## design/flow/config.mk

```make
export PLATFORM = sky130hd
export DESIGN_NAME = mac_unit
export DESIGN_NICKNAME = mac_unit
export VERILOG_FILES = /design/flow/design.v
export SDC_FILE = /design/flow/constraint.sdc
export NUM_CORES = 4
export LEC_CHECK = 0
export CAP_MARGIN = 5
export CORE_ASPECT_RATIO = 1.05
export CORE_MARGIN = 6
export CORE_UTILIZATION = 44
export CTS_CLUSTER_SIZE = 98
export GPL_ROUTABILITY_DRIVEN = 1
export GPL_TIMING_DRIVEN = 0
export SLEW_MARGIN = 40
export TNS_END_PERCENT = 85
```

## design/flow/run.sh

```bash
#!/bin/bash
# the make line also repeats each setting of config.mk as NAME=value (left out here)
make -C /OpenROAD-flow-scripts/flow DESIGN_CONFIG=/design/flow/config.mk WORK_HOME=/design/flow/orfs CLKGATE_MAP_FILE= finish
```

## design/flow/design.v

```verilog
module full_adder(input a,b,cin,
                  output sum,co);
assign sum=a^b^cin;
assign co=((a&b)||(b&cin)||(cin&a));                 
endmodule
module half_adder(input a,
                  input b,
                  output sum,
                  output carry);
assign sum=a^b;
assign carry=a&b;
endmodule
module mux2_1(input a,b,sel,
              output y);
assign y=sel?b:a;
endmodule
module adder_4bit(input [3:0]a,b,
                  input cin,
                  output [3:0]sum,
                  output co);
wire s1,c1,s2,c2,s3,c3,s4,s11,s44,c4,c11,s22,c22,s33,c33,c44;
full_adder f1(a[0],b[0],1'b0,s1,c1);
full_adder f2(a[1],b[1],c1,s2,c2);
full_adder f3(a[2],b[2],c2,s3,c3);
full_adder f4(a[3],b[3],c3,s4,c4);
full_adder f5(a[0],b[0],1'b1,s11,c11);
full_adder f6(a[1],b[1],c11,s22,c22);
full_adder f7(a[2],b[2],c22,s33,c33);
full_adder f8(a[3],b[3],c33,s44,c44);
mux2_1 m1(s1,s11,cin,sum[0]);
mux2_1 m2(s2,s22,cin,sum[1]);
mux2_1 m3(s3,s33,cin,sum[2]);
mux2_1 m4(s4,s44,cin,sum[3]);
mux2_1 m5(c4,c44,cin,co);
endmodule
module adder_6bit(input [5:0]a,b,
                  input cin,
                  output [5:0]sum,
                  output co);
wire s1,s2,s3,s4,s5,s6,c1,c2,c3,c4,c5,c6;
wire s11,s22,s33,s44,s55,s66,c11,c22,c33,c44,c55,c66;
full_adder f1(a[0],b[0],1'b0,s1,c1);
full_adder f2(a[1],b[1],c1,s2,c2);
full_adder f3(a[2],b[2],c2,s3,c3);
full_adder f4(a[3],b[3],c3,s4,c4);
full_adder f5(a[4],b[4],c4,s5,c5);
full_adder f6(a[5],b[5],c5,s6,c6);
full_adder f7(a[0],b[0],1'b1,s11,c11);
full_adder f8(a[1],b[1],c11,s22,c22);
full_adder f9(a[2],b[2],c22,s33,c33);
full_adder f10(a[3],b[3],c33,s44,c44);
full_adder f11(a[4],b[4],c44,s55,c55);
full_adder f12(a[5],b[5],c55,s66,c66);
mux2_1 m1(s1,s11,cin,sum[0]);
mux2_1 m2(s2,s22,cin,sum[1]);
mux2_1 m3(s3,s33,cin,sum[2]);
mux2_1 m4(s4,s44,cin,sum[3]);
mux2_1 m5(s5,s55,cin,sum[4]);
mux2_1 m6(s6,s66,cin,sum[5]);
mux2_1 m7(c6,c66,cin,co);
endmodule
module adder_8bit(input [7:0] a,b,
                   input cin,
                   output [7:0] sum,
                   output co);
wire s1,s2,s3,s4,s5,s6,s7,s8,c1,c2,c3,c4,c5,c6,c7,c8;
wire s11,s22,s33,s44,s55,s66,s77,s88,c11,c22,c33,c44,c55,c66,c77,c88;
full_adder f10(a[0],b[0],1'b0,s1,c1);
full_adder f20(a[1],b[1],c1,s2,c2);
full_adder f30(a[2],b[2],c2,s3,c3);
full_adder f40(a[3],b[3],c3,s4,c4);
full_adder f50(a[4],b[4],c4,s5,c5);
full_adder f60(a[5],b[5],c5,s6,c6);
full_adder f70(a[6],b[6],c6,s7,c7);
full_adder f80(a[7],b[7],c7,s8,c8);
full_adder f11(a[0],b[0],1'b1,s11,c11);
full_adder f22(a[1],b[1],c11,s22,c22);
full_adder f33(a[2],b[2],c22,s33,c33);
full_adder f44(a[3],b[3],c33,s44,c44);
full_adder f55(a[4],b[4],c44,s55,c55);
full_adder f66(a[5],b[5],c55,s66,c66);
full_adder f77(a[6],b[6],c66,s77,c77);
full_adder f88(a[7],b[7],c77,s88,c88);
mux2_1 m1(s1,s11,cin,sum[0]);
mux2_1 m2(s2,s22,cin,sum[1]);
mux2_1 m3(s3,s33,cin,sum[2]);
mux2_1 m4(s4,s44,cin,sum[3]);
mux2_1 m5(s5,s55,cin,sum[4]);
mux2_1 m6(s6,s66,cin,sum[5]);
mux2_1 m7(s7,s77,cin,sum[6]);
mux2_1 m8(s8,s88,cin,sum[7]);
mux2_1 m9(c8,c88,cin,co);
endmodule
module adder_12bit(input [11:0] a,b,
                   input cin,
                   output [11:0] sum,
                   output co);
wire s1,s2,s3,s4,s5,s6,s7,s8,s9,s10,s11a,s12,c1,c2,c3,c4,c5,c6,c7,c8,c9,c10,c11a,c12;
wire s11,s22,s33,s44,s55,s66,s77,s88,s99,s1010,s1111,s1212;
wire c11,c22,c33,c44,c55,c66,c77,c88,c99,c1010,c1111,c1212;
full_adder f10(a[0],b[0],1'b0,s1,c1);
full_adder f20(a[1],b[1],c1,s2,c2);
full_adder f30(a[2],b[2],c2,s3,c3);
full_adder f40(a[3],b[3],c3,s4,c4);
full_adder f50(a[4],b[4],c4,s5,c5);
full_adder f60(a[5],b[5],c5,s6,c6);
full_adder f70(a[6],b[6],c6,s7,c7);
full_adder f80(a[7],b[7],c7,s8,c8);
full_adder f90(a[8],b[8],c8,s9,c9);
full_adder f100(a[9],b[9],c9,s10,c10);
full_adder f110(a[10],b[10],c10,s11a,c11a);
full_adder f120(a[11],b[11],c11a,s12,c12);
full_adder f11(a[0],b[0],1'b1,s11,c11);
full_adder f22(a[1],b[1],c11,s22,c22);
full_adder f33(a[2],b[2],c22,s33,c33);
full_adder f44(a[3],b[3],c33,s44,c44);
full_adder f55(a[4],b[4],c44,s55,c55);
full_adder f66(a[5],b[5],c55,s66,c66);
full_adder f77(a[6],b[6],c66,s77,c77);
full_adder f88(a[7],b[7],c77,s88,c88);
full_adder f99(a[8],b[8],c88,s99,c99);
full_adder f1010(a[9],b[9],c99,s1010,c1010);
full_adder f1111(a[10],b[10],c1010,s1111,c1111);
full_adder f1212(a[11],b[11],c1111,s1212,c1212);
mux2_1 m1(s1,s11,cin,sum[0]);
mux2_1 m2(s2,s22,cin,sum[1]);
mux2_1 m3(s3,s33,cin,sum[2]);
mux2_1 m4(s4,s44,cin,sum[3]);
mux2_1 m5(s5,s55,cin,sum[4]);
mux2_1 m6(s6,s66,cin,sum[5]);
mux2_1 m7(s7,s77,cin,sum[6]);
mux2_1 m8(s8,s88,cin,sum[7]);
mux2_1 m9(s9,s99,cin,sum[8]);
mux2_1 m10(s10,s1010,cin,sum[9]);
mux2_1 m11(s11a,s1111,cin,sum[10]);
mux2_1 m12(s12,s1212,cin,sum[11]);
mux2_1 m13(c12,c1212,cin,co);
endmodule
module adder_16bit(input [15:0] a,b,
                   input cin,
                   output [15:0] sum,
                   output co);
wire s1,s2,s3,s4,s5,s6,s7,s8,s9,s10,s11a,s12,s13,s14,s15,s16;
wire c1,c2,c3,c4,c5,c6,c7,c8,c9,c10,c11a,c12,c13,c14,c15,c16;
wire s11,s22,s33,s44,s55,s66,s77,s88,s99,s1010,s1111,s1212,s1313,s1414,s1515,s1616;
wire c11,c22,c33,c44,c55,c66,c77,c88,c99,c1010,c1111,c1212,c1313,c1414,c1515,c1616;
full_adder f10(a[0],b[0],1'b0,s1,c1);
full_adder f20(a[1],b[1],c1,s2,c2);
full_adder f30(a[2],b[2],c2,s3,c3);
full_adder f40(a[3],b[3],c3,s4,c4);
full_adder f50(a[4],b[4],c4,s5,c5);
full_adder f60(a[5],b[5],c5,s6,c6);
full_adder f70(a[6],b[6],c6,s7,c7);
full_adder f80(a[7],b[7],c7,s8,c8);
full_adder f90(a[8],b[8],c8,s9,c9);
full_adder f100(a[9],b[9],c9,s10,c10);
full_adder f110(a[10],b[10],c10,s11a,c11a);
full_adder f120(a[11],b[11],c11a,s12,c12);
full_adder f130(a[12],b[12],c12,s13,c13);
full_adder f140(a[13],b[13],c13,s14,c14);
full_adder f150(a[14],b[14],c14,s15,c15);
full_adder f160(a[15],b[15],c15,s16,c16);
full_adder f11(a[0],b[0],1'b1,s11,c11);
full_adder f22(a[1],b[1],c11,s22,c22);
full_adder f33(a[2],b[2],c22,s33,c33);
full_adder f44(a[3],b[3],c33,s44,c44);
full_adder f55(a[4],b[4],c44,s55,c55);
full_adder f66(a[5],b[5],c55,s66,c66);
full_adder f77(a[6],b[6],c66,s77,c77);
full_adder f88(a[7],b[7],c77,s88,c88);
full_adder f99(a[8],b[8],c88,s99,c99);
full_adder f1010(a[9],b[9],c99,s1010,c1010);
full_adder f1111(a[10],b[10],c1010,s1111,c1111);
full_adder f1212(a[11],b[11],c1111,s1212,c1212);
full_adder f1313(a[12],b[12],c1212,s1313,c1313);
full_adder f1414(a[13],b[13],c1313,s1414,c1414);
full_adder f1515(a[14],b[14],c1414,s1515,c1515);
full_adder f1616(a[15],b[15],c1515,s1616,c1616);
mux2_1 m1(s1,s11,cin,sum[0]);
mux2_1 m2(s2,s22,cin,sum[1]);
mux2_1 m3(s3,s33,cin,sum[2]);
mux2_1 m4(s4,s44,cin,sum[3]);
mux2_1 m5(s5,s55,cin,sum[4]);
mux2_1 m6(s6,s66,cin,sum[5]);
mux2_1 m7(s7,s77,cin,sum[6]);
mux2_1 m8(s8,s88,cin,sum[7]);
mux2_1 m9(s9,s99,cin,sum[8]);
mux2_1 m10(s10,s1010,cin,sum[9]);
mux2_1 m11(s11a,s1111,cin,sum[10]);
mux2_1 m12(s12,s1212,cin,sum[11]);
mux2_1 m13(s13,s1313,cin,sum[12]);
mux2_1 m14(s14,s1414,cin,sum[13]);
mux2_1 m15(s15,s1515,cin,sum[14]);
mux2_1 m16(s16,s1616,cin,sum[15]);
mux2_1 m17(c16,c1616,cin,co);
endmodule
module adder_24bit(input [23:0] a,b,
                   input cin,
                   output [23:0] sum,
                   output co);
wire s1,s2,s3,s4,s5,s6,s7,s8,s9,s10,s11a,s12;
wire s13,s14,s15,s16,s17,s18,s19,s20,s21,s222,s23,s24;
wire c1,c2,c3,c4,c5,c6,c7,c8,c9,c10,c11a,c12;
wire c13,c14,c15,c16,c17,c18,c19,c20,c21,c222,c23,c24;
wire s11,s22,s33,s44,s55,s66,s77,s88,s99,s1010,s1111,s1212;
wire s1313,s1414,s1515,s1616,s1717,s1818,s1919,s2020,s2121,s2222,s2323,s2424;
wire c11,c22,c33,c44,c55,c66,c77,c88,c99,c1010,c1111,c1212;
wire c1313,c1414,c1515,c1616,c1717,c1818,c1919,c2020,c2121,c2222,c2323,c2424;
full_adder f10(a[0],b[0],1'b0,s1,c1);
full_adder f20(a[1],b[1],c1,s2,c2);
full_adder f30(a[2],b[2],c2,s3,c3);
full_adder f40(a[3],b[3],c3,s4,c4);
full_adder f50(a[4],b[4],c4,s5,c5);
full_adder f60(a[5],b[5],c5,s6,c6);
full_adder f70(a[6],b[6],c6,s7,c7);
full_adder f80(a[7],b[7],c7,s8,c8);
full_adder f90(a[8],b[8],c8,s9,c9);
full_adder f100(a[9],b[9],c9,s10,c10);
full_adder f110(a[10],b[10],c10,s11a,c11a);
full_adder f120(a[11],b[11],c11a,s12,c12);
full_adder f130(a[12],b[12],c12,s13,c13);
full_adder f140(a[13],b[13],c13,s14,c14);
full_adder f150(a[14],b[14],c14,s15,c15);
full_adder f160(a[15],b[15],c15,s16,c16);
full_adder f170(a[16],b[16],c16,s17,c17);
full_adder f180(a[17],b[17],c17,s18,c18);
full_adder f190(a[18],b[18],c18,s19,c19);
full_adder f200(a[19],b[19],c19,s20,c20);
full_adder f210(a[20],b[20],c20,s21,c21);
full_adder f220(a[21],b[21],c21,s222,c222);
full_adder f230(a[22],b[22],c222,s23,c23);
full_adder f240(a[23],b[23],c23,s24,c24);
full_adder f11(a[0],b[0],1'b1,s11,c11);
full_adder f22(a[1],b[1],c11,s22,c22);
full_adder f33(a[2],b[2],c22,s33,c33);
full_adder f44(a[3],b[3],c33,s44,c44);
full_adder f55(a[4],b[4],c44,s55,c55);
full_adder f66(a[5],b[5],c55,s66,c66);
full_adder f77(a[6],b[6],c66,s77,c77);
full_adder f88(a[7],b[7],c77,s88,c88);
full_adder f99(a[8],b[8],c88,s99,c99);
full_adder f1010(a[9],b[9],c99,s1010,c1010);
full_adder f1111(a[10],b[10],c1010,s1111,c1111);
full_adder f1212(a[11],b[11],c1111,s1212,c1212);
full_adder f1313(a[12],b[12],c1212,s1313,c1313);
full_adder f1414(a[13],b[13],c1313,s1414,c1414);
full_adder f1515(a[14],b[14],c1414,s1515,c1515);
full_adder f1616(a[15],b[15],c1515,s1616,c1616);
full_adder f1717(a[16],b[16],c1616,s1717,c1717);
full_adder f1818(a[17],b[17],c1717,s1818,c1818);
full_adder f1919(a[18],b[18],c1818,s1919,c1919);
full_adder f2020(a[19],b[19],c1919,s2020,c2020);
full_adder f2121(a[20],b[20],c2020,s2121,c2121);
full_adder f2222(a[21],b[21],c2121,s2222,c2222);
full_adder f2323(a[22],b[22],c2222,s2323,c2323);
full_adder f2424(a[23],b[23],c2323,s2424,c2424);
mux2_1 m1(s1,s11,cin,sum[0]);
mux2_1 m2(s2,s22,cin,sum[1]);
mux2_1 m3(s3,s33,cin,sum[2]);
mux2_1 m4(s4,s44,cin,sum[3]);
mux2_1 m5(s5,s55,cin,sum[4]);
mux2_1 m6(s6,s66,cin,sum[5]);
mux2_1 m7(s7,s77,cin,sum[6]);
mux2_1 m8(s8,s88,cin,sum[7]);
mux2_1 m9(s9,s99,cin,sum[8]);
mux2_1 m10(s10,s1010,cin,sum[9]);
mux2_1 m11(s11a,s1111,cin,sum[10]);
mux2_1 m12(s12,s1212,cin,sum[11]);
mux2_1 m13(s13,s1313,cin,sum[12]);
mux2_1 m14(s14,s1414,cin,sum[13]);
mux2_1 m15(s15,s1515,cin,sum[14]);
mux2_1 m16(s16,s1616,cin,sum[15]);
mux2_1 m17(s17,s1717,cin,sum[16]);
mux2_1 m18(s18,s1818,cin,sum[17]);
mux2_1 m19(s19,s1919,cin,sum[18]);
mux2_1 m20(s20,s2020,cin,sum[19]);
mux2_1 m21(s21,s2121,cin,sum[20]);
mux2_1 m22(s222,s2222,cin,sum[21]);
mux2_1 m23(s23,s2323,cin,sum[22]);
mux2_1 m24(s24,s2424,cin,sum[23]);
mux2_1 m25(c24,c2424,cin,co);
endmodule
module mul_2x2(input clk,
               input [1:0]a,b,
               output [3:0]out);           
reg [1:0]clk_a,clk_b;
wire [3:0]temp;
always @(posedge clk)
 begin
  clk_a<=a;
  clk_b<=b;
 end
assign out[0]=clk_a[0]&clk_b[0];
assign temp[0]=clk_a[0]&clk_b[1];
assign temp[1]=clk_a[1]&clk_b[0];
assign temp[2]=clk_a[1]&clk_b[1];
half_adder h1(temp[0],temp[1],out[1],temp[3]);
half_adder h2(temp[3],temp[2],out[2],out[3]);
endmodule
module mul_4x4(input clk,
               input [3:0]a,
               input [3:0]b,
               output [7:0]c);
wire [3:0]q0,q1,q2,q3,q4;
wire [5:0]q5,q6;		
wire [3:0]temp1;
wire [5:0]temp2,temp3,temp4;
reg [3:0]clk_a,clk_b;
always @(posedge clk)
begin
 clk_a<=a;
 clk_b<=b;
end
mul_2x2 m1(clk,clk_a[1:0],clk_b[1:0],q0[3:0]);
mul_2x2 m2(clk,clk_a[3:2],clk_b[1:0],q1[3:0]);
mul_2x2 m3(clk,clk_a[1:0],clk_b[3:2],q2[3:0]);
mul_2x2 m4(clk,clk_a[3:2],clk_b[3:2],q3[3:0]);
assign temp1 ={2'b00,q0[3:2]};
adder_4bit a1(q1[3:0],temp1,1'b0,q4,);
assign temp2 ={2'b00,q2[3:0]};
assign temp3 ={q3[3:0],2'b00};
adder_6bit a2(temp2,temp3,1'b0,q5,);
assign temp4={2'b00,q4[3:0]};
adder_6bit a3(temp4,q5,1'b0,q6,);
assign c[1:0]=q0[1:0];
assign c[7:2]=q6[5:0];
endmodule
module mul_8x8(input clk,
               input [7:0] a,b,
               output [15:0]c);
wire [7:0]q0,q1,q2,q3,q4;
wire [11:0]q5,q6;	
wire [7:0]temp1;
wire [11:0]temp2,temp3,temp4;
reg [7:0]clk_a,clk_b;
always @(posedge clk)
begin
 clk_a<=a;
 clk_b<=b;
end
mul_4x4 mu1(clk,clk_a[3:0],clk_b[3:0],q0[7:0]);
mul_4x4 mu2(clk,clk_a[7:4],clk_b[3:0],q1[7:0]);
mul_4x4 mu3(clk,clk_a[3:0],clk_b[7:4],q2[7:0]);
mul_4x4 mu4(clk,clk_a[7:4],clk_b[7:4],q3[7:0]);
assign temp1 ={4'b0000,q0[7:4]};
adder_8bit a1(q1[7:0],temp1,1'b0,q4,);
assign temp2 ={4'b0000,q2[7:0]};
assign temp3 ={q3[7:0],4'b0000};
adder_12bit a2(temp2,temp3,1'b0,q5,);
assign temp4={4'b0000,q4[7:0]};
adder_12bit a3(temp4,q5,1'b0,q6,);
assign c[3:0]=q0[3:0];
assign c[15:4]=q6[11:0];
endmodule    
module mul_16x16(input clk,
		         input [15:0]a,
                 input [15:0]b,
                 output [31:0]c);
reg [15:0]clk_a,clk_b;
wire [15:0]q0,q1,q2,q3,q4;	
wire [15:0]temp1;
wire [23:0]temp2,temp3,temp4;
wire [23:0]q5,q6;
always @(posedge clk)
 begin
  clk_a<=a;
  clk_b<=b;
 end
mul_8x8 m1(clk,clk_a[7:0],clk_b[7:0],q0[15:0]);
mul_8x8 m2(clk,clk_a[15:8],clk_b[7:0],q1[15:0]);
mul_8x8 m3(clk,clk_a[7:0],clk_b[15:8],q2[15:0]);
mul_8x8 m4(clk,clk_a[15:8],clk_b[15:8],q3[15:0]);
assign temp1 ={8'b0,q0[15:8]};
adder_16bit a1(q1[15:0],temp1,1'b0,q4,);
assign temp2 ={8'b0,q2[15:0]};
assign temp3 ={q3[15:0],8'b0};
adder_24bit a2(temp2,temp3,1'b0,q5,);
assign temp4={8'b0,q4[15:0]};
adder_24bit a3(temp4,q5,1'b0,q6,);
assign c[7:0]=q0[7:0];
assign c[31:8]=q6[23:0];
endmodule
module accumulator(input clk,en,clr,
                   input [31:0]a,
                   output [39:0]c);
reg [39:0]acc;
always @(posedge clk)
 begin
  if (clr)
   acc <= 40'b0;
  else if (en)
  begin 
   acc <= acc + {8'b0,a};
  end
 end
assign c = acc;
endmodule
module mac_unit(input clk,en,clr,
                input [15:0]a,b,
                output [39:0]c);
wire [31:0]temp1;
mul_16x16 m1(clk,a,b,temp1);
accumulator a1(clk,en,clr,temp1,c);
endmodule
```

## design/flow/constraint.sdc

```tcl
create_clock -name core_clock -period 14.2 [get_ports {clk}]
set_input_delay 2.8400 -clock core_clock [delete_from_list [all_inputs] [get_ports {clk}]]
set_output_delay 2.8400 -clock core_clock [all_outputs]
set_load 0.01 [all_outputs]
```

==> results_slide.txt, run 1 <==
Synthesis and Place & Route Summary

Clocking
  • Worst-skew pair later-pin latency: 0.44 ns
  • Bufs on Longest Clock Path: 2
  • H-tree Lvls: 4
  • CTS tree: yes
  • CTS Root Buffer Type: clkbuf_16
  • # clock sinks: 168
  • CTS clk-pin slew, worst paths: 0.07 ns
  • CTS buffer count: 17

Route
  • Via count: 10200
  • Remaining antenna violation count: 0
  • DRC viols: 0
  • DRT Wirelength: 32100 microns
  • Drt first-iter violations: 287
  • Via density: 4.74
  • WL/cell: 15.0 microns
  • Drt first pass iters: 4
  • N_diodes: 0

Yosys
  • Top cell type by instance count after synthesis: inv_1
  • Synth Instances: 1571
  • Registers, synthesis: 168
  • Top-area cell share: 0.249
  • Area fraction in mux cells: 0.0142
  • Syn nets: 2064
  • Complex Gates by Area: 0.0439
  • Area leader, netlist: fa_1
  • # Cells Yosys: 1571
  • Top cells by count: inv_1, ha_1, and2_1, fa_1, dfxtp_1
  • Post-Syn Area: 15600 sq um
  • Yosys adder share: 0.461
  • Post-synth seq share: 0.216
  • Primary FF master, synth: dfxtp_1
  • Main area contributors: fa_1, dfxtp_1, ha_1
  • Xor+xnor area frac: 0.0337
  • Flip-flops with a built-in enable: 0
  • Cell Type Count: 56
  • Yosys Chip Area: 15600 sq um
  • Syn Area/Cell: 9.93 sq um
  • Simple Share, Synth: 0.144
  • Main logic family: adder cells
  • Ys async rst share: 0
  • Yosys Warn Count: 5

Min path
  • Hold Startpoint: m1.clk_b[4]$_DFF_P_
  • Worst hold endpoint: m1.m2.clk_b[4]$_DFF_P_
  • Hold depth: 0
  • Worst hold path type: reg -> reg

Setup path
  • Reg2Reg Setup Slack: 0.45 ns
  • R2R Path End: a1.acc[38]$_SDFFE_PP0P_
  • Crit-path slowest cell: fa_2
  • Crit path buf inv count: 9
  • CP delay by family, top: adder cells
  • FF-to-FF Start: m1.m3.mu3.m3.clk_a[1]$_DFF_P_
  • Critical Path Start: m1.m3.mu3.m3.clk_a[1]$_DFF_P_
  • Worst path required time: 14.52 ns
  • Crit Path Class: reg -> reg
  • Worst setup SP type: flip-flop
  • WP data arrival: 14.06 ns
  • Largest stage delay, worst path: 0.53 ns
  • Critical path capture point type: flip-flop
  • Crit path top cell by count: fa_2
  • Crit path max fanout: 10
  • WP depth: 54
  • Reg2Reg Depth: 54
  • CP endpoint: a1.acc[38]$_SDFFE_PP0P_

GRT
  • Met1 GRT Util: 0.225
  • Gr busiest metal: met2
  • GRT Total Usage: 0.170
  • Initial antenna violation count: 0
  • Largest net degree at the start of global routing: 17
  • Vias in the first global route: 11000
  • Global route overflow: 0
  • First-pass GRT wire length: 54400 microns
  • Global Route met2 Usage: 0.290
  • Global Route met3 Usage: 0.0230

Timing
  • Slew headroom: 0.472
  • Final Setup Violations: 0
  • Fmax: 72.8 MHz
  • Clock skew: 0.0110 ns
  • Final hold violations: 0
  • Tcrit/Tclk final: 0.968
  • Max Slew Vio Count: 0
  • Worst Tran Pin Value: 0.792 ns
  • Hold slack: 0.316 ns
  • Final min period: 13.75 ns

Placed design
  • Placed cell count: 2112
  • Gpl congestion: 0.934
  • Post-DP HPWL: 27100 microns
  • IO Port Bufs: 73

Die
  • Initial Util: 0.447
  • Die Y: 205 microns
  • Die ar.: 40100 sq um
  • Site Rows: 70
  • Core area: 34900 sq um
  • Io pins: 75
  • Die Width: 196 microns

Layout
  • Layout area overhead: 14.0%
  • Filler cell count: 3301
  • Layout Nets: 2158
  • Post-route non-filler standard cell count: 2145

Run
  • Max cap viols: 0
  • Log Warnings: 26

Outcome
  • Status: timing/DRC/antenna clean
## per-layer routing
| layer | part of all wire | vias up |
|---|---|---|
| met3 | 0.034 | 32 |
| met2 | 0.47 | 154 |
| met5 | 0 | - |
| li1 | - | 5080 |
| met4 | 0.023 | 0 |
| met1 | 0.47 | 4906 |
## cell type report
class / count / area (sq um) / share of cell area
Buffer: 47 / 208 / 0.0117
Multi-Input combinational cell: 1042 / 11000 / 0.621
Inverter: 313 / 1170 / 0.0661
Tap cell: 468 / 586 / 0.0329
Timing Repair Buffer: 76 / 753 / 0.0424
Sequential cell: 168 / 3370 / 0.190
Clock inverter: 13 / 211 / 0.0119
Clock buffer: 18 / 429 / 0.0241
## through the flow
step	setup WS, ns	TNS (ns)	area (sq um)	utilization
floorplan	0.504	0	15600	-
global placement	-0.594	-3.77	16900	0.485
detailed placement	-0.829	-5.53	16900	0.485
CTS	0.0226	0	17700	0.507
global route	-0.0229	-0.0229	17800	0.510
finish	0.455	0	17800	0.510
## timing repair
action / 4_1_cts / 5_1_grt
pin swaps: 6 / 6
buffers inserted: 2 / 1
setup endpoints to repair: 13 / 10
hold buffers: 0 / 0
gates resized: 30 / 25
==> inputs of run 2 (changes only) <==
ABC_AREA = 1   (was default)
CAP_MARGIN = 20   (was 5)
CORE_ASPECT_RATIO = default   (was 1.05)
CORE_MARGIN = 2   (was 6)
CORE_UTILIZATION = 72   (was 44)
CTS_CLUSTER_DIAMETER = 359   (was default)
CTS_CLUSTER_SIZE = default   (was 98)
GPL_ROUTABILITY_DRIVEN = default   (was 1)
GPL_TIMING_DRIVEN = default   (was 0)
PLACE_DENSITY = 0.39   (was default)
SLEW_MARGIN = 20   (was 40)
TNS_END_PERCENT = 20   (was 85)
clock period = 8.37 ns   (was 14.2 ns; I/O delays follow)
==> run 2 against run 1 <==
Now fails the layout checks on negative setup slack. Sequential share of layout area shrank 2.3 points. Count of clock-buffer cells in the layout shrank 1. First-iteration DRC count grew to 4.5 times the previous value. Worst setup slack lost 5.5 ns. Critical endpoint is now a1.acc[33]$_SDFFE_PP0P_. Routed wire length grew 51%. Non-clock buffer count grew 68.
==> results_slide.txt, run 2 <==
Synthesis and Place & Route Summary

Setup path
  • FF-to-FF Start: m1.m2.mu2.m1.clk_b[1]$_DFF_P_
  • Crit path max fanout: 4
  • WP data arrival: 13.73 ns
  • R2R Path End: a1.acc[33]$_SDFFE_PP0P_
  • Critical Path Start: m1.m2.mu2.m1.clk_b[1]$_DFF_P_
  • Reg2Reg Setup Slack: -5.01 ns
  • Worst setup SP type: flip-flop
  • Crit path buf inv count: 9
  • Crit Path Class: reg -> reg
  • WP depth: 59
  • Critical path capture point type: flip-flop
  • Crit path top cell by count: fa_2
  • Worst path required time: 8.72 ns
  • Reg2Reg Depth: 59
  • CP endpoint: a1.acc[33]$_SDFFE_PP0P_
  • Crit-path slowest cell: fa_1
  • CP delay by family, top: adder cells
  • Largest stage delay, worst path: 0.53 ns

Yosys
  • Ys async rst share: 0
  • Simple Share, Synth: 0.172
  • Complex Gates by Area: 0.0239
  • Yosys Chip Area: 17200 sq um
  • Primary FF master, synth: dfxtp_1
  • Yosys Warn Count: 5
  • Post-synth seq share: 0.195
  • Yosys adder share: 0.418
  • Main area contributors: fa_1, dfxtp_1, ha_1
  • Post-Syn Area: 17200 sq um
  • Xor+xnor area frac: 0.0229
  • Top-area cell share: 0.226
  • Main logic family: adder cells
  • Top cell type by instance count after synthesis: inv_1
  • Syn Area/Cell: 7.62 sq um
  • Synth Instances: 2257
  • # Cells Yosys: 2257
  • Cell Type Count: 34
  • Flip-flops with a built-in enable: 0
  • Registers, synthesis: 168
  • Area leader, netlist: fa_1
  • Top cells by count: inv_1, nand2_1, ha_1, fa_1, dfxtp_1
  • Area fraction in mux cells: 0
  • Syn nets: 2750

Placed design
  • Gpl congestion: 0.943
  • Placed cell count: 2690
  • Post-DP HPWL: 36600 microns
  • IO Port Bufs: 74

Die
  • Io pins: 75
  • Die Y: 159 microns
  • Site Rows: 56
  • Initial Util: 0.733
  • Die Width: 159 microns
  • Core area: 23500 sq um
  • Die ar.: 25100 sq um

Timing
  • Final min period: 13.38 ns
  • Final worst setup slack: -5.01 ns
  • Tcrit/Tclk final: 1.60
  • TNS Setup: -96.57 ns
  • Final hold violations: 0
  • Slew headroom: 0.508
  • Max Slew Vio Count: 0
  • Worst Tran Pin Value: 0.738 ns
  • Clock skew: 0.0229 ns
  • RSZ-0062 raised after global routing: true
  • Final Setup Violations: 28
  • Fmax: 74.7 MHz

Layout
  • Layout Nets: 2884
  • Layout area overhead: 17.4%
  • Post-route non-filler standard cell count: 2723

Min path
  • Hold depth: 0
  • Hold Startpoint: m1.m4.mu4.clk_b[0]$_DFF_P_
  • Worst hold path type: reg -> reg
  • Worst hold endpoint: m1.m4.mu4.m1.clk_b[0]$_DFF_P_

GRT
  • First-pass GRT wire length: 77100 microns
  • Initial antenna violation count: 0
  • GRT Total Usage: 0.409
  • Global route overflow: 0
  • Largest net degree at the start of global routing: 66
  • Vias in the first global route: 15400

Route
  • N_diodes: 0
  • WL/cell: 17.9 microns
  • DRC viols: 0
  • Drt first pass iters: 6
  • Via density: 5.30
  • Remaining antenna violation count: 0
  • DRT Wirelength: 48600 microns
  • Drt first-iter violations: 1287
  • Via count: 14400

Clocking
  • CTS tree: yes
  • # clock sinks: 168
  • Worst-skew pair later-pin latency: 0.47 ns
  • CTS Root Buffer Type: clkbuf_16
  • CTS clk-pin slew, worst paths: 0.09 ns
  • H-tree Lvls: 4
  • CTS buffer count: 17
  • Bufs on Longest Clock Path: 2

Run
  • Log Warnings: 31
  • Max cap viols: 0

Outcome
  • Status: failed layout checks
  • SO Faults: negative setup slack
-- run 2: per-stage QoR --
stage                     hold WS (ns)  instance area (sq um)  utilization  setup slack (ns)
after floorplan                  0.310                  17500            -             -4.68
after detailed placement         0.312                  19200        0.816             -5.02
after global routing             0.328                  20200        0.860             -5.48
final                            0.317                  20200        0.860             -5.01
after CTS                        0.321                  20100        0.857             -5.05
after global placement           0.310                  19200        0.816             -4.73
-- run 2: area by class of cell --
cell class	instances	area, sq um
timing repair buffer	191	1610
multi-input combinational	1318	11600
sequential	168	3360
inverter	695	2610
clock buffer	17	425
tap	319	399
clock inverter	15	211
fill	1244	3280
-- run 2: timing repair --
item / in CTS / in global routing
pin swaps: 16 / 22
hold buffers: 0 / 0
setup buffers: 0 / 1
endpoints found under the setup margin: 28 / 29
resized: 70 / 25
-- run 2: per-layer routing --
| layer | up-vias | routed length, microns | global-route usage |
|---|---|---|---|
| li1 | 6716 | - | - |
| met1 | 6783 | 18100 | 0.467 |
| met2 | 688 | 23500 | 0.699 |
| met3 | 236 | 3710 | 0.0792 |
| met4 | 0 | 3410 | 0.270 |
| met5 | - | 0 | 0 |
==> inputs of run 3 (changes only) <==
CAP_MARGIN = 5   (was 20)
CELL_PAD_IN_SITES_DETAIL_PLACEMENT = 1   (was default)
CELL_PAD_IN_SITES_GLOBAL_PLACEMENT = 1   (was default)
CORE_ASPECT_RATIO = 0.5   (was default)
CORE_UTILIZATION = 27   (was 72)
CTS_CLUSTER_DIAMETER = 360   (was 359)
CTS_CLUSTER_SIZE = 34   (was default)
GPL_ROUTABILITY_DRIVEN = 1   (was default)
HOLD_SLACK_MARGIN = 0.19   (was default)
MAX_ROUTING_LAYER = met4   (was default)
MIN_ROUTING_LAYER = met2   (was default)
PLACE_DENSITY = 0.63   (was 0.39)
TNS_END_PERCENT = default   (was 20)
clock period = 15.7 ns   (was 8.37 ns; I/O delays follow)
==> run 3 against run 2 <==
The run now finishes clean. Sequential share of layout area increased by 0.54 points. Global-route usage decreased by 16 points. Final cell count increased by 16%. Die size increased to 2.6 times the previous value. Fmax decreased by 9.2%. Non-clock buffer count decreased by 87. Synthesized area unchanged. Via count increased by 25%.
==> results_slide.txt, run 3 <==
Synthesis and Place & Route Summary

Outcome
  • Status: timing/DRC/antenna clean

Clocking
  • CTS clk-pin slew, worst paths: 0.08 ns
  • CTS buffer count: 17
  • # clock sinks: 168
  • CTS Root Buffer Type: clkbuf_16
  • Worst-skew pair later-pin latency: 0.48 ns
  • Post-CTS Setup Inserts: 0
  • Hold buffer count at cts: 0
  • H-tree Lvls: 4
  • Bufs on Longest Clock Path: 2
  • CTS resizes: 0
  • CTS tree: yes

Route
  • DRT Wirelength: 49100 microns
  • Remaining antenna violation count: 0
  • Via count: 18100
  • Drt first pass iters: 6
  • Drt first-iter violations: 1926
  • DRC viols: 0
  • Via density: 5.73
  • WL/cell: 15.6 microns

GRT
  • Largest net degree at the start of global routing: 66
  • Global route overflow: 0
  • Initial antenna violation count: 0
  • GRT Total Usage: 0.248
  • Vias in the first global route: 21400
  • First-pass GRT wire length: 78300 microns

Yosys
  • Flip-flops with a built-in enable: 0
  • Post-synth seq share: 0.195
  • # Cells Yosys: 2257
  • Top-area cell share: 0.226
  • Simple Share, Synth: 0.172
  • Registers, synthesis: 168
  • Top cell type by instance count after synthesis: inv_1
  • Syn nets: 2750
  • Syn Area/Cell: 7.62 sq um
  • Ys async rst share: 0
  • Area fraction in mux cells: 0
  • Primary FF master, synth: dfxtp_1
  • Main logic family: adder cells
  • Post-Syn Area: 17200 sq um
  • Synth Instances: 2257
  • Area leader, netlist: fa_1
  • Cell Type Count: 34
  • Xor+xnor area frac: 0.0229
  • Complex Gates by Area: 0.0239
  • Yosys Warn Count: 5
  • Yosys Chip Area: 17200 sq um
  • Main area contributors: fa_1, dfxtp_1, ha_1
  • Yosys adder share: 0.418
  • Top cells by count: inv_1, nand2_1, ha_1, fa_1, dfxtp_1

Die
  • Core area: 63000 sq um
  • Io pins: 75
  • Die ar.: 65900 sq um
  • Die Y: 183 microns
  • Site Rows: 65
  • Initial Util: 0.273
  • Die Width: 361 microns

Layout
  • Layout Nets: 2797
  • Layout area overhead: 13.6%

Timing
  • Final hold violations: 0
  • Slew headroom: 0.383
  • Tcrit/Tclk final: 0.939
  • Worst Tran Pin Value: 0.924 ns
  • TNS Setup: 0 ns
  • Final worst setup slack: 0.960 ns
  • RSZ-0062 raised after global routing: false
  • Final Setup Violations: 0
  • Final min period: 14.74 ns
  • Clock skew: 0.0182 ns
  • Max Slew Vio Count: 0
  • Fmax: 67.8 MHz

Min path
  • Hold depth: 0
  • Hold Startpoint: m1.m1.mu3.clk_b[0]$_DFF_P_
  • Worst hold path type: reg -> reg
  • Worst hold endpoint: m1.m1.mu3.m1.clk_b[0]$_DFF_P_

Setup path
  • Crit path max fanout: 5
  • Crit path buf inv count: 8
  • WP data arrival: 15.11 ns
  • Critical Path Start: m1.m3.mu3.m3.clk_a[1]$_DFF_P_
  • Largest stage delay, worst path: 0.49 ns
  • Crit Path Class: reg -> reg
  • CP delay by family, top: adder cells
  • Reg2Reg Setup Slack: 0.96 ns
  • Worst path required time: 16.07 ns
  • Reg2Reg Depth: 58
  • WP depth: 58
  • Critical path capture point type: flip-flop
  • CP endpoint: a1.acc[36]$_SDFFE_PP0P_
  • R2R Path End: a1.acc[36]$_SDFFE_PP0P_
  • Crit path top cell by count: fa_1
  • Crit-path slowest cell: fa_1
  • FF-to-FF Start: m1.m3.mu3.m3.clk_a[1]$_DFF_P_
  • Worst setup SP type: flip-flop

Placed design
  • Post-DP HPWL: 39300 microns
  • IO Port Bufs: 74
  • Gpl congestion: 0.955
  • Place WS: 1.09 ns

Run
  • Max cap viols: 0
  • Log Warnings: 26
## run 3: area by class of cell
class / instances / area, sq um
multi-input cells: 1318 / 10900
fillers: 7651 / 43500
well taps: 837 / 1050
clock inverters: 15 / 199
repair buffers: 104 / 956
diodes: 2 / 5.00
flip-flops and latches: 168 / 3360
clock buffers: 17 / 425
inverters: 695 / 2610
## run 3: routing by layer
metal  part of all wire  vias to the layer above  wire length (microns)  global-route usage
met5                  0                        -                      0                   -
met4              0.042                        0                   2050              0.0315
met3               0.44                      209                  21400               0.345
met2               0.52                     4438                  25700               0.271
met1                  0                     6905                      0                   -
li1                   -                     6517                      -                   -
## run 3: stage by stage
stage                     std cells   util  hold slack [ns]  area [sq um]
final                          3156  0.310            0.321         19600
after global routing           3154  0.310            0.332         19500
after CTS                      3154  0.310            0.325         19500
after detailed placement       3122  0.300            0.313         18900
after global placement         3122  0.300            0.309         18900
after floorplan                2257      -            0.310         17200
==> inputs of run 4 (changes only) <==
CAP_MARGIN = 35   (was 5)
CELL_PAD_IN_SITES_DETAIL_PLACEMENT = default   (was 1)
CELL_PAD_IN_SITES_GLOBAL_PLACEMENT = default   (was 1)
CORE_ASPECT_RATIO = 1.49   (was 0.5)
CORE_MARGIN = 6   (was 2)
CORE_UTILIZATION = 36   (was 27)
CTS_CLUSTER_DIAMETER = 310   (was 360)
CTS_CLUSTER_SIZE = 98   (was 34)
GPL_ROUTABILITY_DRIVEN = default   (was 1)
HOLD_SLACK_MARGIN = default   (was 0.19)
MAX_ROUTING_LAYER = default   (was met4)
MIN_ROUTING_LAYER = default   (was met2)
PLACE_DENSITY = 0.41   (was 0.63)
TNS_END_PERCENT = 5   (was default)
clock period = 13.5 ns   (was 15.7 ns; I/O delays follow)
==> run 4 against run 3 <==
Now fails the layout checks on negative setup slack. Worst setup slack got worse by 1.0 ns. Hold slack got worse by 0.0061 ns. Sequential share of layout area about the same. Highest routed layer unchanged. Via count decreased by 28%. Global-route usage decreased by 6.2 points. First-iteration DRC count decreased by 77%. Sequential cell count unchanged.
==> results_slide.txt, run 4 <==
Synthesis and Place & Route Summary

Yosys
  • Main area contributors: fa_1, dfxtp_1, ha_1
  • Registers, synthesis: 168
  • Yosys Warn Count: 5
  • Synth Instances: 2257
  • Top cells by count: inv_1, nand2_1, ha_1, fa_1, dfxtp_1
  • Yosys adder share: 0.418
  • Syn nets: 2750
  • Area leader, netlist: fa_1
  • Yosys Chip Area: 17200 sq um
  • Syn Area/Cell: 7.62 sq um
  • Xor+xnor area frac: 0.0229
  • Cell Type Count: 34
  • Post-Syn Area: 17200 sq um
  • Top-area cell share: 0.226
  • # Cells Yosys: 2257
  • Flip-flops with a built-in enable: 0
  • Primary FF master, synth: dfxtp_1
  • Simple Share, Synth: 0.172
  • Post-synth seq share: 0.195
  • Area fraction in mux cells: 0
  • Complex Gates by Area: 0.0239
  • Top cell type by instance count after synthesis: inv_1
  • Ys async rst share: 0
  • Main logic family: adder cells

Placed design
  • Place WS: -0.562 ns
  • Post-DP HPWL: 39800 microns
  • Gpl congestion: 0.903
  • IO Port Bufs: 74

Die
  • Die ar.: 53300 sq um
  • Die Y: 279 microns
  • Io pins: 75
  • Die Width: 191 microns
  • Site Rows: 97
  • Core area: 47100 sq um
  • Initial Util: 0.365

Timing
  • Worst Tran Pin Value: 0.770 ns
  • Slew headroom: 0.487
  • Tcrit/Tclk final: 1.00
  • Final min period: 13.54 ns
  • Final worst setup slack: -0.0367 ns
  • Final hold violations: 0
  • Final Setup Violations: 5
  • Clock skew: 0.0175 ns
  • Fmax: 73.9 MHz
  • Max Slew Vio Count: 0
  • RSZ-0062 raised after global routing: true

Clocking
  • CTS tree: yes
  • Worst-skew pair later-pin latency: 0.46 ns
  • Post-CTS Setup Inserts: 0
  • # clock sinks: 168
  • CTS clk-pin slew, worst paths: 0.08 ns
  • CTS buffer count: 17
  • Bufs on Longest Clock Path: 2
  • CTS Root Buffer Type: clkbuf_16
  • H-tree Lvls: 4

GRT
  • Met1 GRT Util: 0.205
  • Vias in the first global route: 13800
  • Global Route met2 Usage: 0.370
  • Initial antenna violation count: 0
  • Largest net degree at the start of global routing: 66
  • GRT Total Usage: 0.186
  • Gr busiest metal: met2
  • Global Route met3 Usage: 0.0187
  • Global route overflow: 0
  • First-pass GRT wire length: 75300 microns

Route
  • Remaining antenna violation count: 0
  • Drt first pass iters: 4
  • Via density: 4.42
  • WL/cell: 16.1 microns
  • Drt first-iter violations: 443
  • N_diodes: 0
  • Via count: 13000
  • DRC viols: 0
  • DRT Wirelength: 47000 microns

Setup path
  • Reg2Reg Setup Slack: -0.04 ns
  • Crit Path Class: reg -> reg
  • WP data arrival: 13.89 ns
  • Critical path capture point type: flip-flop
  • CP delay by family, top: adder cells
  • Crit-path slowest cell: fa_2
  • Largest stage delay, worst path: 0.52 ns
  • Critical Path Start: m1.m3.mu3.m3.clk_a[0]$_DFF_P_
  • FF-to-FF Start: m1.m3.mu3.m3.clk_a[0]$_DFF_P_
  • Crit path max fanout: 4
  • R2R Path End: a1.acc[37]$_SDFFE_PP0P_
  • Crit path top cell by count: fa_2
  • Worst setup SP type: flip-flop
  • Crit path buf inv count: 8
  • CP endpoint: a1.acc[37]$_SDFFE_PP0P_
  • Reg2Reg Depth: 58
  • Worst path required time: 13.85 ns
  • WP depth: 58

Min path
  • Worst hold endpoint: m1.m4.mu4.clk_b[2]$_DFF_P_
  • Hold Startpoint: m1.m3.clk_b[6]$_DFF_P_
  • Hold depth: 0
  • Worst hold path type: reg -> reg

Run
  • Log Warnings: 28
  • Max cap viols: 0

Outcome
  • SO Faults: negative setup slack
  • Status: failed layout checks

Layout
  • Util after Layout: 0.416
  • Layout area overhead: 13.8%
  • Layout Nets: 2817
## run 4: layer usage
layer | wire, microns | up-vias
met3 | 829 | 46
met1 | 18600 | 6171
li1 | - | 6578
met4 | 1140 | 0
met2 | 26500 | 166
met5 | 0 | -
## run 4: area by class of cell
| type | count | area [sq um] |
|---|---|---|
| timing repair buffer | 124 | 1130 |
| clock buffer | 18 | 439 |
| tap | 594 | 743 |
| fill | 4933 | 27500 |
| sequential | 168 | 3360 |
| multi-input combinational | 1318 | 11100 |
| clock inverter | 14 | 176 |
| inverter | 695 | 2610 |
## run 4: what timing repair did
action / CTS / global route
pin swaps: 13 / 19
hold buffers: 0 / 0
setup endpoints to repair: 10 / 15
gates resized: 17 / 21
## run 4: metrics by stage
| stage | cells | hold slack [ns] | setup TNS (ns) | area [sq um] |
|---|---|---|---|---|
| floorplan | 2257 | 0.310 | 0 | 17300 |
| global placement | 2898 | 0.310 | -3.03 | 18800 |
| detailed placement | 2899 | 0.312 | -4.28 | 18900 |
| CTS | 2931 | 0.320 | -1.92 | 19500 |
| global route | 2931 | 0.329 | -5.10 | 19600 |
| finish | 2931 | 0.315 | -0.108 | 19600 |
==> inputs of run 5 (changes only) <==
CAP_MARGIN = 5   (was 35)
CELL_PAD_IN_SITES_DETAIL_PLACEMENT = 1   (was default)
CELL_PAD_IN_SITES_GLOBAL_PLACEMENT = 1   (was default)
CORE_ASPECT_RATIO = 0.5   (was 1.49)
CORE_MARGIN = 2   (was 6)
CORE_UTILIZATION = 27   (was 36)
CTS_CLUSTER_DIAMETER = default   (was 310)
CTS_CLUSTER_SIZE = 34   (was 98)
GPL_ROUTABILITY_DRIVEN = 0   (was default)
HOLD_SLACK_MARGIN = 0.19   (was default)
MAX_ROUTING_LAYER = met4   (was default)
PLACE_DENSITY = 0.63   (was 0.41)
SETUP_SLACK_MARGIN = -0.46   (was default)
SLEW_MARGIN = 5   (was 20)
TNS_END_PERCENT = default   (was 5)
clock period = 7.58 ns   (was 13.5 ns; I/O delays follow)
==> run 5 against run 4 <==
The layout still fails its checks (negative setup slack). Routed wire length increased by 5.7%. Global-route usage decreased by 2.3 points. Register-to-register slack worse by 5.8 ns. Worst setup slack got worse by 5.8 ns. Non-clock buffer count increased by 75. Via count rose by 4.5%. Clock skew decreased by 0.0041 ns. Die size rose by 24%. Critical path depth stayed put. Synthesized area did not move. Critical endpoint unchanged.
==> results_slide.txt, run 5 <==
Synthesis and Place & Route Summary

Yosys
  • Xor+xnor area frac: 0.0229
  • Primary FF master, synth: dfxtp_1
  • Main logic family: adder cells
  • Complex Gates by Area: 0.0239
  • Synth Instances: 2257
  • Yosys Chip Area: 17200 sq um
  • Ys async rst share: 0
  • Syn Area/Cell: 7.62 sq um
  • Post-synth seq share: 0.195
  • Simple Share, Synth: 0.172
  • Area fraction in mux cells: 0
  • Top cells by count: inv_1, nand2_1, ha_1, fa_1, dfxtp_1
  • Flip-flops with a built-in enable: 0
  • Post-Syn Area: 17200 sq um
  • Registers, synthesis: 168
  • Top cell type by instance count after synthesis: inv_1
  • Main area contributors: fa_1, dfxtp_1, ha_1
  • Cell Type Count: 34
  • Top-area cell share: 0.226
  • # Cells Yosys: 2257
  • Syn nets: 2750
  • Area leader, netlist: fa_1
  • Yosys adder share: 0.418
  • Yosys Warn Count: 5

Timing
  • RSZ-0062 raised after global routing: true
  • Tcrit/Tclk final: 1.77
  • Worst Tran Pin Value: 0.755 ns
  • Fmax: 74.7 MHz
  • Slew headroom: 0.497
  • Final hold violations: 0
  • Clock skew: 0.0135 ns
  • Hold slack: 0.324 ns
  • Max Slew Vio Count: 0
  • TNS Setup: -117.57 ns
  • Final min period: 13.40 ns
  • Final Setup Violations: 30
  • Final worst setup slack: -5.82 ns

GRT
  • GRT Total Usage: 0.163
  • Largest net degree at the start of global routing: 66
  • Initial antenna violation count: 0
  • Vias in the first global route: 14900
  • Global route overflow: 0
  • First-pass GRT wire length: 80700 microns

Placed design
  • Post-DP HPWL: 41600 microns
  • Post-DP Area: 20300 sq um
  • IO Port Bufs: 74

Min path
  • Hold depth: 0
  • Worst hold endpoint: m1.m2.clk_b[3]$_DFF_P_
  • Hold Startpoint: m1.clk_b[3]$_DFF_P_
  • Worst hold path type: reg -> reg

Clocking
  • H-tree Lvls: 4
  • CTS clk-pin slew, worst paths: 0.08 ns
  • Hold buffer count at cts: 0
  • CTS tree: yes
  • CTS buffer count: 17
  • Worst-skew pair later-pin latency: 0.47 ns
  • CTS Root Buffer Type: clkbuf_16
  • # clock sinks: 168
  • Bufs on Longest Clock Path: 2

Outcome
  • Status: failed layout checks
  • SO Faults: negative setup slack

Setup path
  • Worst path required time: 7.94 ns
  • Crit path buf inv count: 8
  • Crit path max fanout: 4
  • WP depth: 58
  • Crit Path Class: reg -> reg
  • CP endpoint: a1.acc[37]$_SDFFE_PP0P_
  • Worst setup SP type: flip-flop
  • Critical Path Start: m1.m2.mu2.m1.clk_b[1]$_DFF_P_
  • Crit-path slowest cell: fa_2
  • Critical path capture point type: flip-flop
  • R2R Path End: a1.acc[37]$_SDFFE_PP0P_
  • Reg2Reg Depth: 58
  • FF-to-FF Start: m1.m2.mu2.m1.clk_b[1]$_DFF_P_
  • CP delay by family, top: adder cells
  • Reg2Reg Setup Slack: -5.82 ns
  • Crit path top cell by count: fa_2
  • WP data arrival: 13.76 ns
  • Largest stage delay, worst path: 0.55 ns

Route
  • N_diodes: 0
  • Drt first pass iters: 4
  • Remaining antenna violation count: 0
  • DRT Wirelength: 49700 microns
  • WL/cell: 15.3 microns
  • Via count: 13500
  • Via density: 4.17
  • DRC viols: 0
  • Drt first-iter violations: 400

Layout
  • Layout area overhead: 26.3%
  • Filler cell count: 7461
  • Util after Layout: 0.345
  • Design area: 21700 sq um
  • FF+latch area: 3370 sq um
  • Comb gate area: 12400 sq um
  • Layout Nets: 2892

Run
  • Max cap viols: 0
  • Log Warnings: 29

Die
  • Io pins: 75
  • Die ar.: 65900 sq um
  • Site Rows: 65
  • Core area: 63000 sq um
  • Initial Util: 0.273
  • Die Y: 183 microns
  • Die Width: 361 microns
-- run 5: cell type report --
cell class                      instances  area share
Multi-Input combinational cell       1318       0.570
Clock buffer                           18      0.0202
Timing Repair Buffer                  199      0.0791
Tap cell                              837      0.0482
Clock inverter                         14     0.00679
Inverter                              695       0.120
Sequential cell                       168       0.155
-- run 5: metrics by stage --
step	std cells	setup WS [ns]
floorplan	2257	-5.47
global route	3249	-6.28
finish	3249	-5.82
detailed placement	3206	-5.95
global placement	3206	-5.75
CTS	3243	-5.89
-- run 5: repair_timing --
action / 4_1_cts / 5_1_grt
setup endpoints to repair: 29 / 30
pin swaps: 73 / 71
endpoints found under the hold margin: 0 / 0
gates resized: 122 / 89
buffers inserted: 7 / 6
-- run 5: layer usage --
layer	share of wire	vias up	track usage
met5	0	-	-
met4	0.015	0	0.0378
met3	0.022	32	0.0215
met2	0.49	88	0.278
met1	0.47	6693	0.205
li1	-	6729	-
==> inputs of run 6 (changes only) <==
CAP_MARGIN = 25   (was 5)
CELL_PAD_IN_SITES_DETAIL_PLACEMENT = 0   (was 1)
CORE_ASPECT_RATIO = default   (was 0.5)
CORE_UTILIZATION = 72   (was 27)
HOLD_SLACK_MARGIN = default   (was 0.19)
PLACE_DENSITY = default   (was 0.63)
PLACE_DENSITY_LB_ADDON = 0.05   (was default)
SETUP_SLACK_MARGIN = -0.49   (was -0.46)
SLEW_MARGIN = 20   (was 5)
clock period = 6.93 ns   (was 7.58 ns; I/O delays follow)
==> run 6 against run 5 <==
The flow now stops in 3_1_place_gp_skip_io. Synthesized area did not move. Die size shrank 62%. Synthesized cell count unchanged.
==> results_slide.txt, run 6 <==
Flow Results at a Glance

Die
  • Die ar.: 25100 sq um
  • Die Width: 159 microns
  • Core area: 23500 sq um
  • Site Rows: 56
  • Die Y: 159 microns
  • Initial Util: 0.733

Yosys
  • Syn nets: 2750
  • Synth Instances: 2257
  • Simple Share, Synth: 0.172
  • Registers, synthesis: 168
  • Yosys Warn Count: 5
  • Area leader, netlist: fa_1
  • Primary FF master, synth: dfxtp_1
  • Syn Area/Cell: 7.62 sq um
  • Area fraction in mux cells: 0
  • Top-area cell share: 0.226
  • Yosys Chip Area: 17200 sq um
  • Main area contributors: fa_1, dfxtp_1, ha_1
  • Post-synth seq share: 0.195
  • Complex Gates by Area: 0.0239
  • Top cell type by instance count after synthesis: inv_1
  • Post-Syn Area: 17200 sq um
  • # Cells Yosys: 2257
  • Cell Type Count: 34
  • Main logic family: adder cells
  • Xor+xnor area frac: 0.0229
  • Ys async rst share: 0
  • Yosys adder share: 0.418
  • Flip-flops with a built-in enable: 0
  • Top cells by count: inv_1, nand2_1, ha_1, fa_1, dfxtp_1

Outcome
  • Stopped at: 3_1_place_gp_skip_io
  • Run Error: [ERROR FLW-0024] Place density exceeds 1.0 (current PLACE_DENSITY_LB_ADDON =  0.05). Please check if the value of  PLACE_DENSITY_LB_ADDON is between 0 and 0.99.
  • Status: did not finish
==> inputs of run 7 (changes only) <==
CAP_MARGIN = 20   (was 25)
CELL_PAD_IN_SITES_DETAIL_PLACEMENT = default   (was 0)
CELL_PAD_IN_SITES_GLOBAL_PLACEMENT = default   (was 1)
CTS_CLUSTER_DIAMETER = 291   (was default)
CTS_CLUSTER_SIZE = default   (was 34)
GPL_ROUTABILITY_DRIVEN = default   (was 0)
MAX_ROUTING_LAYER = default   (was met4)
PLACE_DENSITY = 0.39   (was default)
PLACE_DENSITY_LB_ADDON = default   (was 0.05)
SETUP_SLACK_MARGIN = default   (was -0.49)
TNS_END_PERCENT = 5   (was default)
clock period = 8.35 ns   (was 6.93 ns; I/O delays follow)
==> run 7 against run 6 <==
Now fails the layout checks on negative setup slack. Synthesized area unchanged. Die size unchanged. Synthesized cell count unchanged.
==> results_slide.txt, run 7 <==
Synthesis and Place & Route Summary

Outcome
  • Status: failed layout checks
  • SO Faults: negative setup slack

Yosys
  • Complex Gates by Area: 0.0239
  • Area leader, netlist: fa_1
  • Yosys adder share: 0.418
  • Top cells by count: inv_1, nand2_1, ha_1, fa_1, dfxtp_1
  • Simple Share, Synth: 0.172
  • Yosys Chip Area: 17200 sq um
  • Post-Syn Area: 17200 sq um
  • Post-synth seq share: 0.195
  • Top-area cell share: 0.226
  • Yosys Warn Count: 5
  • Synth Instances: 2257
  • Main logic family: adder cells
  • Syn Area/Cell: 7.62 sq um
  • Xor+xnor area frac: 0.0229
  • Flip-flops with a built-in enable: 0
  • Cell Type Count: 34
  • Primary FF master, synth: dfxtp_1
  • Area fraction in mux cells: 0
  • # Cells Yosys: 2257
  • Registers, synthesis: 168
  • Ys async rst share: 0
  • Top cell type by instance count after synthesis: inv_1
  • Syn nets: 2750
  • Main area contributors: fa_1, dfxtp_1, ha_1

Timing
  • RSZ-0062 raised after global routing: true
  • Final Setup Violations: 28
  • Tcrit/Tclk final: 1.63
  • Fmax: 73.6 MHz
  • Slew headroom: 0.531
  • TNS Setup: -99.21 ns
  • Final min period: 13.59 ns
  • Final worst setup slack: -5.24 ns
  • Max Slew Vio Count: 0
  • Clock skew: 0.0147 ns
  • Hold slack: 0.326 ns
  • Final hold violations: 0
  • Worst Tran Pin Value: 0.704 ns

Setup path
  • R2R Path End: a1.acc[38]$_SDFFE_PP0P_
  • Reg2Reg Depth: 58
  • Critical Path Start: m1.m3.mu3.m3.clk_a[0]$_DFF_P_
  • WP data arrival: 13.94 ns
  • Critical path capture point type: flip-flop
  • CP endpoint: a1.acc[38]$_SDFFE_PP0P_
  • Crit path top cell by count: fa_2
  • CP delay by family, top: adder cells
  • Crit path max fanout: 4
  • Largest stage delay, worst path: 0.55 ns
  • Worst setup SP type: flip-flop
  • Crit path buf inv count: 8
  • WP depth: 58
  • Reg2Reg Setup Slack: -5.24 ns
  • FF-to-FF Start: m1.m3.mu3.m3.clk_a[0]$_DFF_P_
  • Worst path required time: 8.70 ns
  • Crit-path slowest cell: fa_2
  • Crit Path Class: reg -> reg

GRT
  • Initial antenna violation count: 1
  • Gr busiest metal: met2
  • Global Route met2 Usage: 0.666
  • GRT Total Usage: 0.396
  • Global route overflow: 0
  • First-pass GRT wire length: 75100 microns
  • Vias in the first global route: 15300
  • Met1 GRT Util: 0.473
  • Largest net degree at the start of global routing: 66
  • Global Route met3 Usage: 0.0724

Clocking
  • Bufs on Longest Clock Path: 2
  • Post-CTS Setup Inserts: 0
  • CTS Root Buffer Type: clkbuf_16
  • CTS tree: yes
  • H-tree Lvls: 4
  • CTS buffer count: 17
  • # clock sinks: 168
  • CTS clk-pin slew, worst paths: 0.08 ns
  • Hold buffer count at cts: 0
  • Worst-skew pair later-pin latency: 0.47 ns

Min path
  • Hold depth: 0
  • Worst hold path type: reg -> reg
  • Worst hold endpoint: m1.m3.clk_b[7]$_DFF_P_
  • Hold Startpoint: m1.clk_b[15]$_DFF_P_

Layout
  • Util after Layout: 0.854
  • Layout area overhead: 16.5%
  • Post-route non-filler standard cell count: 2720
  • Layout Nets: 2881
  • Design area: 20100 sq um

Route
  • Remaining antenna violation count: 0
  • Drt first pass iters: 5
  • WL/cell: 17.4 microns
  • Via density: 5.33
  • Via count: 14500
  • Drt first-iter violations: 1281
  • DRT Wirelength: 47200 microns
  • DRC viols: 0
  • N_diodes: 0

Placed design
  • Gpl congestion: 0.953
  • Post-DP HPWL: 35700 microns
  • Placed cell count: 2688
  • Post-DP Area: 19000 sq um
  • IO Port Bufs: 74

Die
  • Core area: 23500 sq um
  • Die Y: 159 microns
  • Die Width: 159 microns
  • Initial Util: 0.733
  • Io pins: 75
  • Die ar.: 25100 sq um
  • Site Rows: 56

Run
  • Max cap viols: 0
  • Log Warnings: 31
[run 7: routing by layer]
metal,vias up,wire [microns]
met2,697,22500
met3,220,4070
met5,-,0
met1,6859,17700
met4,0,2980
li1,6715,-
[run 7: stage by stage]
stage          setup WS, ns
6_report              -5.24
5_1_grt               -5.82
4_1_cts               -5.24
3_5_place_dp          -5.29
3_3_place_gp          -5.00
2_1_floorplan         -4.88
[run 7: cell type report]
type / count / area, sq um
multi-input cells: 1318 / 11500
fillers: 1330 / 3420
flip-flops and latches: 168 / 3360
inverters: 695 / 2610
repair buffers: 188 / 1590
clock buffers: 17 / 425
well taps: 319 / 399
clock inverters: 15 / 211
[run 7: what timing repair did]
action                     in CTS  in global routing
setup endpoints to repair      28                 29
pin swaps                       8                  6
hold endpoints to repair        0                  0
resized                        56                 37
==> inputs of run 8 (changes only) <==
ABC_AREA = default   (was 1)
CELL_PAD_IN_SITES_DETAIL_PLACEMENT = 2   (was default)
CORE_ASPECT_RATIO = 0.64   (was default)
CORE_UTILIZATION = 26   (was 72)
CTS_CLUSTER_DIAMETER = default   (was 291)
CTS_CLUSTER_SIZE = 43   (was default)
GPL_TIMING_DRIVEN = 1   (was default)
MIN_ROUTING_LAYER = met1   (was default)
PLACE_DENSITY = 0.41   (was 0.39)
SETUP_SLACK_MARGIN = 4.84   (was default)
SLEW_MARGIN = 35   (was 20)
TNS_END_PERCENT = default   (was 5)
clock period = 20.0 ns   (was 8.35 ns; I/O delays follow)
==> run 8 against run 7 <==
Now clean on timing, DRC and antenna. Critical endpoint unchanged. Fmax is 6.0% lower. Largest cell class unchanged. Critical path type unchanged. Non-clock buffer count is 95 lower. Count of clock-buffer cells in the layout stayed put.
==> results_slide.txt, run 8 <==
Synthesis and Place & Route Summary

Outcome
  • Status: timing/DRC/antenna clean

Timing
  • Slew headroom: 0.463
  • TNS Setup: 0 ns
  • RSZ-0062 raised after global routing: false
  • Fmax: 69.2 MHz
  • Final min period: 14.46 ns
  • Clock skew: 0.0167 ns
  • Final hold violations: 0
  • Tcrit/Tclk final: 0.723
  • Worst Tran Pin Value: 0.805 ns
  • Final Setup Violations: 0
  • Max Slew Vio Count: 0
  • Final worst setup slack: 5.54 ns

Route
  • N_diodes: 0
  • Remaining antenna violation count: 0
  • DRC viols: 0
  • Via density: 4.25
  • WL/cell: 16.5 microns
  • Via count: 10400
  • DRT Wirelength: 40500 microns
  • Drt first-iter violations: 299
  • Drt first pass iters: 4

Setup path
  • Crit-path slowest cell: fa_1
  • Largest stage delay, worst path: 0.51 ns
  • Reg2Reg Depth: 51
  • Crit path top cell by count: fa_1
  • R2R Path End: a1.acc[38]$_SDFFE_PP0P_
  • CP delay by family, top: adder cells
  • CP endpoint: a1.acc[38]$_SDFFE_PP0P_
  • Critical Path Start: m1.m2.mu2.m1.clk_b[1]$_DFF_P_
  • Crit path buf inv count: 6
  • Critical path capture point type: flip-flop
  • Reg2Reg Setup Slack: 5.54 ns
  • Crit Path Class: reg -> reg
  • Crit path max fanout: 16
  • FF-to-FF Start: m1.m2.mu2.m1.clk_b[1]$_DFF_P_
  • WP depth: 51
  • Worst path required time: 20.34 ns
  • Worst setup SP type: flip-flop
  • WP data arrival: 14.80 ns

Yosys
  • Synth Instances: 1571
  • Registers, synthesis: 168
  • Ys async rst share: 0
  • Area fraction in mux cells: 0.0142
  • Post-synth seq share: 0.216
  • Syn nets: 2064
  • Simple Share, Synth: 0.144
  • Complex Gates by Area: 0.0439
  • Post-Syn Area: 15600 sq um
  • Xor+xnor area frac: 0.0337
  • Top cell type by instance count after synthesis: inv_1
  • Top cells by count: inv_1, ha_1, and2_1, fa_1, dfxtp_1
  • Syn Area/Cell: 9.93 sq um
  • # Cells Yosys: 1571
  • Primary FF master, synth: dfxtp_1
  • Cell Type Count: 56
  • Yosys adder share: 0.461
  • Flip-flops with a built-in enable: 0
  • Yosys Chip Area: 15600 sq um
  • Main area contributors: fa_1, dfxtp_1, ha_1
  • Yosys Warn Count: 5
  • Top-area cell share: 0.249
  • Area leader, netlist: fa_1
  • Main logic family: adder cells

Clocking
  • CTS buffer count: 17
  • CTS resizes: 0
  • CTS tree: yes
  • CTS Root Buffer Type: clkbuf_16
  • # clock sinks: 168
  • Bufs on Longest Clock Path: 2
  • H-tree Lvls: 4
  • CTS clk-pin slew, worst paths: 0.08 ns
  • Hold buffer count at cts: 0
  • Worst-skew pair later-pin latency: 0.47 ns
  • Post-CTS Setup Inserts: 0

Run
  • Log Warnings: 26
  • Max cap viols: 0

Min path
  • Hold Startpoint: m1.m2.clk_a[1]$_DFF_P_
  • Hold depth: 0
  • Worst hold endpoint: m1.m4.mu3.clk_a[1]$_DFF_P_
  • Worst hold path type: reg -> reg

Layout
  • Layout area overhead: 15.1%
  • Layout Nets: 2128
  • Filler cell count: 6512

Die
  • Core area: 59000 sq um
  • Die ar.: 62000 sq um
  • Die Y: 200 microns
  • Io pins: 75
  • Die Width: 310 microns
  • Site Rows: 71
  • Initial Util: 0.264

GRT
  • Largest net degree at the start of global routing: 45
  • GRT Total Usage: 0.141
  • First-pass GRT wire length: 65900 microns
  • Vias in the first global route: 11800
  • Initial antenna violation count: 3
  • Global route overflow: 0

Placed design
  • Gpl congestion: 0.800
  • Post-DP HPWL: 33000 microns
  • Place WS: 5.17 ns
  • IO Port Bufs: 74
## run 8: through the flow
stage / instances / area (sq um) / util / hold slack (ns)
detailed placement: 2419 / 17300 / 0.293 / 0.313
CTS: 2451 / 17900 / 0.304 / 0.329
global placement: 2419 / 17300 / 0.293 / 0.310
finish: 2451 / 18000 / 0.304 / 0.327
floorplan: 1571 / 15600 / - / 0.310
global route: 2451 / 18000 / 0.304 / 0.335
## run 8: final cells by class
class                           count  area (sq um)  share of cell area
Sequential cell                   168          3370               0.188
Multi-Input combinational cell   1042         10900               0.606
Tap cell                          803          1000              0.0560
Clock inverter                     15           224              0.0125
Inverter                          313          1170              0.0654
Clock buffer                       17           425              0.0237
Timing Repair Buffer               93           878              0.0489
## run 8: layer usage
metal	vias to the layer above	track usage	share of wire	wire, microns
met3	21	0.0261	0.029	1170
met4	0	0.0268	0.0086	350
met5	-	0	0	0
met1	5295	0.199	0.51	20500
met2	77	0.224	0.46	18500
li1	5012	-	-	-
